==> inputs of run K <==
## test_wrapper
module test_wrapper #(
	parameter SYS_VERSION = 41,
	parameter WIDTH = 16,
	parameter NUM_SUB_MON = 3
)(
	input clk,
	input reset,
	input       [5:0] slave_address,
	input             slave_read,
	input             slave_write,
	input      [31:0] slave_writedata,
	output reg [31:0] slave_readdata,
	output [WIDTH-1:0] dut_a,
	output [WIDTH-1:0] dut_b,
	input  [WIDTH-1:0] dut_out
);
clock: 1.62 ns
lec_check: 0
abc_area: 1
cap_margin: 30
core_margin: 2
core_utilization: 70
cts_cluster_size: 24
hold_slack_margin: 0.29
setup_slack_margin: -0.16
slew_margin: 20
run.sh (not shown) runs the stock make flow with config.mk's settings and CLKGATE_MAP_FILE=.
==> run E: changes against run K <==
==> flow/config.mk (replaced) <==
export PLATFORM = sky130hd
export DESIGN_NAME = test_wrapper
export DESIGN_NICKNAME = test_wrapper
export VERILOG_FILES = /design/flow/design.v
export SDC_FILE = /design/flow/constraint.sdc
export NUM_CORES = 4
export LEC_CHECK = 0
export CAP_MARGIN = 30
export CELL_PAD_IN_SITES_GLOBAL_PLACEMENT = 0
export CORE_ASPECT_RATIO = 1.0
export CORE_MARGIN = 2
export CORE_UTILIZATION = 72
export CTS_CLUSTER_DIAMETER = 27
export CTS_CLUSTER_SIZE = 22
export GPL_TIMING_DRIVEN = 1
export PLACE_DENSITY = 0.7
export SETUP_SLACK_MARGIN = 0.62
export SLEW_MARGIN = 25
export TNS_END_PERCENT = 100
==> flow/constraint.sdc (replaced) <==
create_clock -name core_clock -period 2.48 [get_ports {clk}]
set_input_delay 0.4960 -clock core_clock [delete_from_list [all_inputs] [get_ports {clk}]]
set_output_delay 0.4960 -clock core_clock [all_outputs]
set_load 0.01 [all_outputs]
==> run B: changes against run K <==
==> flow/config.mk (replaced) <==
export PLATFORM = sky130hd
export DESIGN_NAME = test_wrapper
export DESIGN_NICKNAME = test_wrapper
export VERILOG_FILES = /design/flow/design.v
export SDC_FILE = /design/flow/constraint.sdc
export NUM_CORES = 4
export LEC_CHECK = 0
export CAP_MARGIN = 20
export CORE_MARGIN = 2
export CORE_UTILIZATION = 72
export CTS_CLUSTER_DIAMETER = 58
export CTS_CLUSTER_SIZE = 50
export PLACE_DENSITY = 0.35
export SLEW_MARGIN = 20
==> flow/constraint.sdc (replaced) <==
create_clock -name core_clock -period 2.86 [get_ports {clk}]
set_input_delay 0.5720 -clock core_clock [delete_from_list [all_inputs] [get_ports {clk}]]
set_output_delay 0.5720 -clock core_clock [all_outputs]
set_load 0.01 [all_outputs]
==> comparison table <==
metric	run K	run B	run E
Register area share after synthesis	59.6%	63.9%	63.9%
Outcome	finished with violations	timing/DRC/antenna clean	stopped before the end
Stage where the flow stopped	-	-	global routing
Reasons for failing layout checks	setup timing	-	-
Combinational gate area	11,700 sq um	9850 sq um	-
Total inserted antenna cells	8	0	-
Part of the power in registers	51.1%	60.8%	-
Detailed-route wire length on metal 1	35.9 mm	25.6 mm	-
Area fraction of the dominant cell type after synthesis	34.5%	37.0%	37.0%
Total of cells resized after clock tree synthesis	97	0	273
Final hold vios	0	0	-
Flop share of the area	48.0%	57.1%	-
Placed inst area	34,500 sq um	30,500 sq um	31,100 sq um
Min-delay src	slave_writedata[16]	u_testbench.u_driver.fb_1[11]	-
Cell count along the critical path	8	8	-
Post-synthesis mux area share	0%	6.08%	6.08%
Cell internal power dissipation	0.0309 W	0.0148 W	-
DRC Markers	0	0	-
N_taps	585	525	-
Largest power group	registers	registers	-
Hold_ws	0.299 ns	0.335 ns	-

==> lagoon: inputs <==
test_wrapper again, from the RTL that the note above started with.
clock: 3.91 ns
lec_check: 0
cap_margin: 20
cell_pad_in_sites_global_placement: 0
core_aspect_ratio: 0.68
core_margin: 5
core_utilization: 40
cts_cluster_size: 71
gpl_routability_driven: 0
gpl_timing_driven: 0
hold_slack_margin: 0.28
max_routing_layer: met4
min_routing_layer: met2
place_density_lb_addon: 0.1
setup_slack_margin: 1.0
slew_margin: 0
tns_end_percent: 5
==> violet (differences from lagoon) <==
CELL_PAD_IN_SITES_GLOBAL_PLACEMENT = unset   (was 0)
CORE_ASPECT_RATIO = unset   (was 0.68)
CORE_MARGIN = 2   (was 5)
CORE_UTILIZATION = 58   (was 40)
CTS_CLUSTER_SIZE = unset   (was 71)
GPL_ROUTABILITY_DRIVEN = unset   (was 0)
GPL_TIMING_DRIVEN = unset   (was 0)
HOLD_SLACK_MARGIN = unset   (was 0.28)
MAX_ROUTING_LAYER = unset   (was met4)
MIN_ROUTING_LAYER = unset   (was met2)
PLACE_DENSITY_LB_ADDON = unset   (was 0.1)
SETUP_SLACK_MARGIN = 0.58   (was 1.0)
SLEW_MARGIN = 20   (was 0)
TNS_END_PERCENT = unset   (was 5)
==> flow/constraint.sdc (replaced) <==
create_clock -name core_clock -period 2.12 [get_ports {clk}]
set_input_delay 0.4240 -clock core_clock [delete_from_list [all_inputs] [get_ports {clk}]]
set_output_delay 0.4240 -clock core_clock [all_outputs]
set_load 0.01 [all_outputs]
==> comparison <==
Against violet, the cell count of lagoon is larger by about 3%. Between lagoon and violet, the lower via count is in violet (gap 31%, measured against violet). Between lagoon and violet, the lower sequential share of layout area is in violet (gap 4.5 points). lagoon completed with no timing, DRC or antenna violations. violet completed and failed the layout checks on setup timing. Area after synthesis is the same in lagoon and violet. Synthesized cell count is the same in lagoon and violet. Between violet and lagoon, the lower power is in lagoon (gap about 80%, measured against lagoon). Utilization: violet is higher than lagoon (28 points). Of violet and lagoon, lagoon has the higher register-to-register slack (gap 1.1 ns). Of violet and lagoon, lagoon has the higher global-route usage (gap 5.2 points). Flip-flop count is the same in violet and lagoon.

==> inputs of 06-27 <==
test_wrapper again, from the RTL that the note above started with.
make LEC_CHECK=0 CAP_MARGIN=20 CORE_MARGIN=2 CORE_UTILIZATION=70 CTS_CLUSTER_DIAMETER=381 CTS_CLUSTER_SIZE=20 SETUP_SLACK_MARGIN=-0.16 SLEW_MARGIN=20 finish   # period 1.61 ns
==> inputs of 10-26, as changes to 06-27 <==
--- a/flow/config.mk
+++ b/flow/config.mk
@@ -9,6 +9,6 @@
 export CORE_MARGIN = 2
-export CORE_UTILIZATION = 70
-export CTS_CLUSTER_DIAMETER = 381
-export CTS_CLUSTER_SIZE = 20
-export SETUP_SLACK_MARGIN = -0.16
+export CORE_UTILIZATION = 72
+export CTS_CLUSTER_SIZE = 31
+export HOLD_SLACK_MARGIN = -0.09
+export SETUP_SLACK_MARGIN = -0.17
 export SLEW_MARGIN = 20
==> flow/constraint.sdc (replaced) <==
create_clock -name core_clock -period 1.75 [get_ports {clk}]
set_input_delay 0.3500 -clock core_clock [delete_from_list [all_inputs] [get_ports {clk}]]
set_output_delay 0.3500 -clock core_clock [all_outputs]
set_load 0.01 [all_outputs]
==> inputs of 10-03, as changes to 06-27 <==
--- a/flow/config.mk
+++ b/flow/config.mk
@@ -7,2 +7,3 @@
 export LEC_CHECK = 0
+export ABC_AREA = 1
 export CAP_MARGIN = 20
@@ -10,5 +11,6 @@
 export CORE_UTILIZATION = 70
-export CTS_CLUSTER_DIAMETER = 381
-export CTS_CLUSTER_SIZE = 20
-export SETUP_SLACK_MARGIN = -0.16
+export CTS_CLUSTER_DIAMETER = 57
+export CTS_CLUSTER_SIZE = 49
+export PLACE_DENSITY = 0.73
+export SETUP_SLACK_MARGIN = 0.46
 export SLEW_MARGIN = 20
==> flow/constraint.sdc (replaced) <==
create_clock -name core_clock -period 1.55 [get_ports {clk}]
set_input_delay 0.3100 -clock core_clock [delete_from_list [all_inputs] [get_ports {clk}]]
set_output_delay 0.3100 -clock core_clock [all_outputs]
set_load 0.01 [all_outputs]
==> inputs of 06-02, as changes to 06-27 <==
--- a/flow/config.mk
+++ b/flow/config.mk
@@ -7,8 +7,6 @@
 export LEC_CHECK = 0
-export CAP_MARGIN = 20
+export CAP_MARGIN = 30
 export CORE_MARGIN = 2
 export CORE_UTILIZATION = 70
-export CTS_CLUSTER_DIAMETER = 381
-export CTS_CLUSTER_SIZE = 20
-export SETUP_SLACK_MARGIN = -0.16
+export CTS_CLUSTER_SIZE = 24
 export SLEW_MARGIN = 20
==> flow/constraint.sdc (replaced) <==
create_clock -name core_clock -period 1.95 [get_ports {clk}]
set_input_delay 0.3900 -clock core_clock [delete_from_list [all_inputs] [get_ports {clk}]]
set_output_delay 0.3900 -clock core_clock [all_outputs]
set_load 0.01 [all_outputs]
==> notes <==
06-27 finished with negative setup slack left. 06-02 finished but failed the layout checks on negative setup slack. 10-26 finished but fails on negative setup slack. 10-03 failed in 5_1_grt, error GRT-0232. The lowest sequential share of layout area belongs to 10-26, the highest to 06-27. Of 06-02 and 10-26, 06-02 has the higher register-to-register slack (gap 0.88 ns). Cell count, lowest first: 06-02, 06-27, 10-26. Sequential power: 06-02 < 10-26 < 06-27. Clock power: 10-26 is higher than 06-27 (about 50%).
==> figures <==
item                                                             10-03                     06-02                     10-26                     06-27
Fraction of power spent switching nets                               -                     0.212                     0.230                     0.206
Placement row count                                                 76                        74                        73                        74
Transition time of the tightest slew-check pin                       -                  0.763 ns                   1.07 ns                  0.869 ns
Flops                                                                -                       786                       786                       786
Startpoint Class                                                     -                  register                  register                  register
Clock network fraction of design power                               -                     0.456                     0.472                     0.359
Worst Hold Path EP                                                   -            d_hpc_ctrl[18]            d_hpc_ctrl[31]            d_hpc_ctrl[22]
Count of maximum capacitance violations                              -                         0                         0                         0
Layout clock buffers                                                 -                       101                       105                        79
Max transition margin                                                -                     0.490                     0.277                     0.413
Result of the run                               stopped before the end  finished with violations  finished with violations  finished with violations
Failing step                                                   5_1_grt                         -                         -                         -
Reasons for failing layout checks                                    -      negative setup slack      negative setup slack      negative setup slack

==> inputs of raven <==
Starting RTL as in the previous note.
==> flow/design.v (excerpt) <==
module test_wrapper #(
	parameter SYS_VERSION = 41,
	parameter WIDTH = 16,
	parameter NUM_SUB_MON = 3
)(
	input clk,
	input reset,
	input       [5:0] slave_address,
	input             slave_read,
	input             slave_write,
	input      [31:0] slave_writedata,
	output reg [31:0] slave_readdata,
	output [WIDTH-1:0] dut_a,
	output [WIDTH-1:0] dut_b,
	input  [WIDTH-1:0] dut_out
);
	reg  [31:0] d_hpc_ctrl;
	wire [31:0] o_hpc_datctr;
	wire [31:0] o_hpc_errctr;
	wire [31:0] o_hpc_sysver;
	wire [31:0] o_hpc_dutdelay;
	reg  [31:0] i_hpc_fselect;
	reg  [31:0] i_hpc_fmanual_a;
	reg  [31:0] i_hpc_fmanual_b;
	reg  [31:0] i_hpc_fbitset_a;
	reg  [31:0] i_hpc_fbitset_b;
	reg  [31:0] i_hpc_fbitclr_a;
	reg  [31:0] i_hpc_fbitclr_b;
	reg  [31:0] o_hpc_maxacc;
	reg  [31:0] o_hpc_minacc;
	localparam D_CTRL_ADDR     = 6'h00;
	localparam O_SYSVER_ADDR   = 6'h04;
	localparam I_FSELECT_ADDR    = 6'h10;
	localparam I_FMANUAL_A_ADDR  = 6'h14;
	localparam I_FMANUAL_B_ADDR  = 6'h18;
	localparam I_FBITSET_A_ADDR  = 6'h1C;
	localparam I_FBITSET_B_ADDR  = 6'h20;
	localparam I_FBITCLR_A_ADDR  = 6'h24;
	localparam I_FBITCLR_B_ADDR  = 6'h28;
  ...
Settings: LEC_CHECK=0, ABC_AREA=1, CAP_MARGIN=20, CELL_PAD_IN_SITES_DETAIL_PLACEMENT=1, CELL_PAD_IN_SITES_GLOBAL_PLACEMENT=2, CORE_ASPECT_RATIO=1.83, CORE_MARGIN=2, CORE_UTILIZATION=69, CTS_CLUSTER_SIZE=20, HOLD_SLACK_MARGIN=0.15, MAX_ROUTING_LAYER=met5, MIN_ROUTING_LAYER=met2, PLACE_DENSITY_LB_ADDON=0.23, SLEW_MARGIN=20; clock period 2.34 ns.
==> inputs of maple, as changes to raven <==
==> flow/config.mk (replaced) <==
export PLATFORM = sky130hd
export DESIGN_NAME = test_wrapper
export DESIGN_NICKNAME = test_wrapper
export VERILOG_FILES = /design/flow/design.v
export SDC_FILE = /design/flow/constraint.sdc
export NUM_CORES = 4
export LEC_CHECK = 0
export CAP_MARGIN = 20
export CORE_MARGIN = 2
export CORE_UTILIZATION = 72
export CTS_CLUSTER_SIZE = 31
export HOLD_SLACK_MARGIN = -0.09
export SLEW_MARGIN = 20
==> flow/constraint.sdc (replaced) <==
create_clock -name core_clock -period 2.21 [get_ports {clk}]
set_input_delay 0.4420 -clock core_clock [delete_from_list [all_inputs] [get_ports {clk}]]
set_output_delay 0.4420 -clock core_clock [all_outputs]
set_load 0.01 [all_outputs]
==> inputs of fjord, as changes to raven <==
==> flow/config.mk (replaced) <==
export PLATFORM = sky130hd
export DESIGN_NAME = test_wrapper
export DESIGN_NICKNAME = test_wrapper
export VERILOG_FILES = /design/flow/design.v
export SDC_FILE = /design/flow/constraint.sdc
export NUM_CORES = 4
export LEC_CHECK = 0
export CAP_MARGIN = 20
export CORE_MARGIN = 2
export CORE_UTILIZATION = 11
export SLEW_MARGIN = 20
==> flow/constraint.sdc (replaced) <==
create_clock -name core_clock -period 3.73 [get_ports {clk}]
set_input_delay 0.7460 -clock core_clock [delete_from_list [all_inputs] [get_ports {clk}]]
set_output_delay 0.7460 -clock core_clock [all_outputs]
set_load 0.01 [all_outputs]
==> inputs of umber, as changes to raven <==
==> flow/config.mk (replaced) <==
export PLATFORM = sky130hd
export DESIGN_NAME = test_wrapper
export DESIGN_NICKNAME = test_wrapper
export VERILOG_FILES = /design/flow/design.v
export SDC_FILE = /design/flow/constraint.sdc
export NUM_CORES = 4
export LEC_CHECK = 0
export CAP_MARGIN = 30
export CELL_PAD_IN_SITES_GLOBAL_PLACEMENT = 0
export CORE_ASPECT_RATIO = 1.0
export CORE_MARGIN = 2
export CORE_UTILIZATION = 72
export CTS_CLUSTER_SIZE = 22
export GPL_TIMING_DRIVEN = 1
export PLACE_DENSITY = 0.7
export SETUP_SLACK_MARGIN = 0.62
export SLEW_MARGIN = 25
export TNS_END_PERCENT = 5
==> flow/constraint.sdc (replaced) <==
create_clock -name core_clock -period 2.48 [get_ports {clk}]
set_input_delay 0.4960 -clock core_clock [delete_from_list [all_inputs] [get_ports {clk}]]
set_output_delay 0.4960 -clock core_clock [all_outputs]
set_load 0.01 [all_outputs]
==> flow_summary.toml <==
# implementation run metrics
[logic_synthesis]
ys_sh_adder_pct = 2.24
synth.cell_area_mm2 = 0.0307
yosysCellCount = 3463
simple_gate_share_pct = 22.5
mux_area_share_pct = 0
synth_area_per_cell_um2 = 8.86
yosys.area_share.aoi_pct = 8.28
synth.most_common_cell = "nand2_1"
synthXorXnorAreaFrac_pct = 2.17
area_leaders = "dfxtp_1 (35%), edfxtp_1 (25%), nand2_1 (9.0%)"
synth_nets = 3576
syn-instance-count = 3463
ys_chip_area_mm2 = 0.0307
ys_top_cells_by_count = "nand2_1 (739), nor2_1 (532), dfxtp_1 (529), inv_1 (273), o21ai_0 (267)"

[floorplanning]
row_count = 104
fp-utilization_pct = 69.8
die_y_um = 289
die_w_um = 160
core_area_mm2 = 0.0440

[status]
lastStage = "global placement without I/O"
error = "[ERROR FLW-0024] Place density exceeds 1.0 (current PLACE_DENSITY_LB_ADDON =  0.23). Please check if the value of  PLACE_DENSITY_LB_ADDON is between 0 and 0.99."
outcome = "did not finish"
That was raven.
==> flow_summary.toml <==
# generated from flow reports
[timing]
setup_viol = 8
fin_ws_ns = -0.0751

[floorplanning]
fp-utilization_pct = 72.5
die_w_um = 204
die_y_um = 204
row_count = 73

[status]
outcome = "complete, but fails checks"
failed_checks = "setup timing"

[logic_synthesis]
yosys.area_share.aoi_pct = 7.84
synthXorXnorAreaFrac_pct = 4.34
synth.cell_area_mm2 = 0.0287
synth.most_common_cell = "dfxtp_1"
syn-instance-count = 2466
mux_area_share_pct = 6.08
ys_top_cells_by_count = "dfxtp_1 (529), nor2_1 (381), edfxtp_1 (257), mux2i_1 (174), nand2_1 (154)"
yosysCellCount = 2466
synth_area_per_cell_um2 = 11.6
synth_nets = 2579
That was maple.
==> flow_summary.toml <==
# generated from flow reports
[logic_synthesis]
synth_area_per_cell_um2 = 11.6
ys_top_cells_by_count = "dfxtp_1 (529), nor2_1 (381), edfxtp_1 (257), mux2i_1 (174), nand2_1 (154)"
synth_nets = 2579
synth.cell_area_mm2 = 0.0287
yosysCellCount = 2466
ys_chip_area_mm2 = 0.0287
mux_area_share_pct = 6.08
synth-warning-count = 14
simple_gate_share_pct = 13.6
synth.most_common_cell = "dfxtp_1"
syn-instance-count = 2466
ys_sh_adder_pct = 2.40

[status]
outcome = "finished clean"

[floorplanning]
row_count = 187
die_w_um = 514
core_area_mm2 = 0.259
die_y_um = 514

[clocking]
cts_max_level = 3

[finish]
clockBufferCount = 95
That was fjord.
==> flow_summary.toml <==
# generated from flow reports
[status]
outcome = "finished clean"

[logic_synthesis]
simple_gate_share_pct = 13.6
mux_area_share_pct = 6.08
synth_area_per_cell_um2 = 11.6
syn-instance-count = 2466
area_leaders = "dfxtp_1 (37%), edfxtp_1 (27%), mux2i_1 (6.1%)"
synthXorXnorAreaFrac_pct = 4.34
ys_top_cells_by_count = "dfxtp_1 (529), nor2_1 (381), edfxtp_1 (257), mux2i_1 (174), nand2_1 (154)"
ys_chip_area_mm2 = 0.0287
yosysCellCount = 2466

[floorplanning]
die_y_um = 204
die_w_um = 204
row_count = 73
That was umber.
Power and IR drop assume default switching activity.
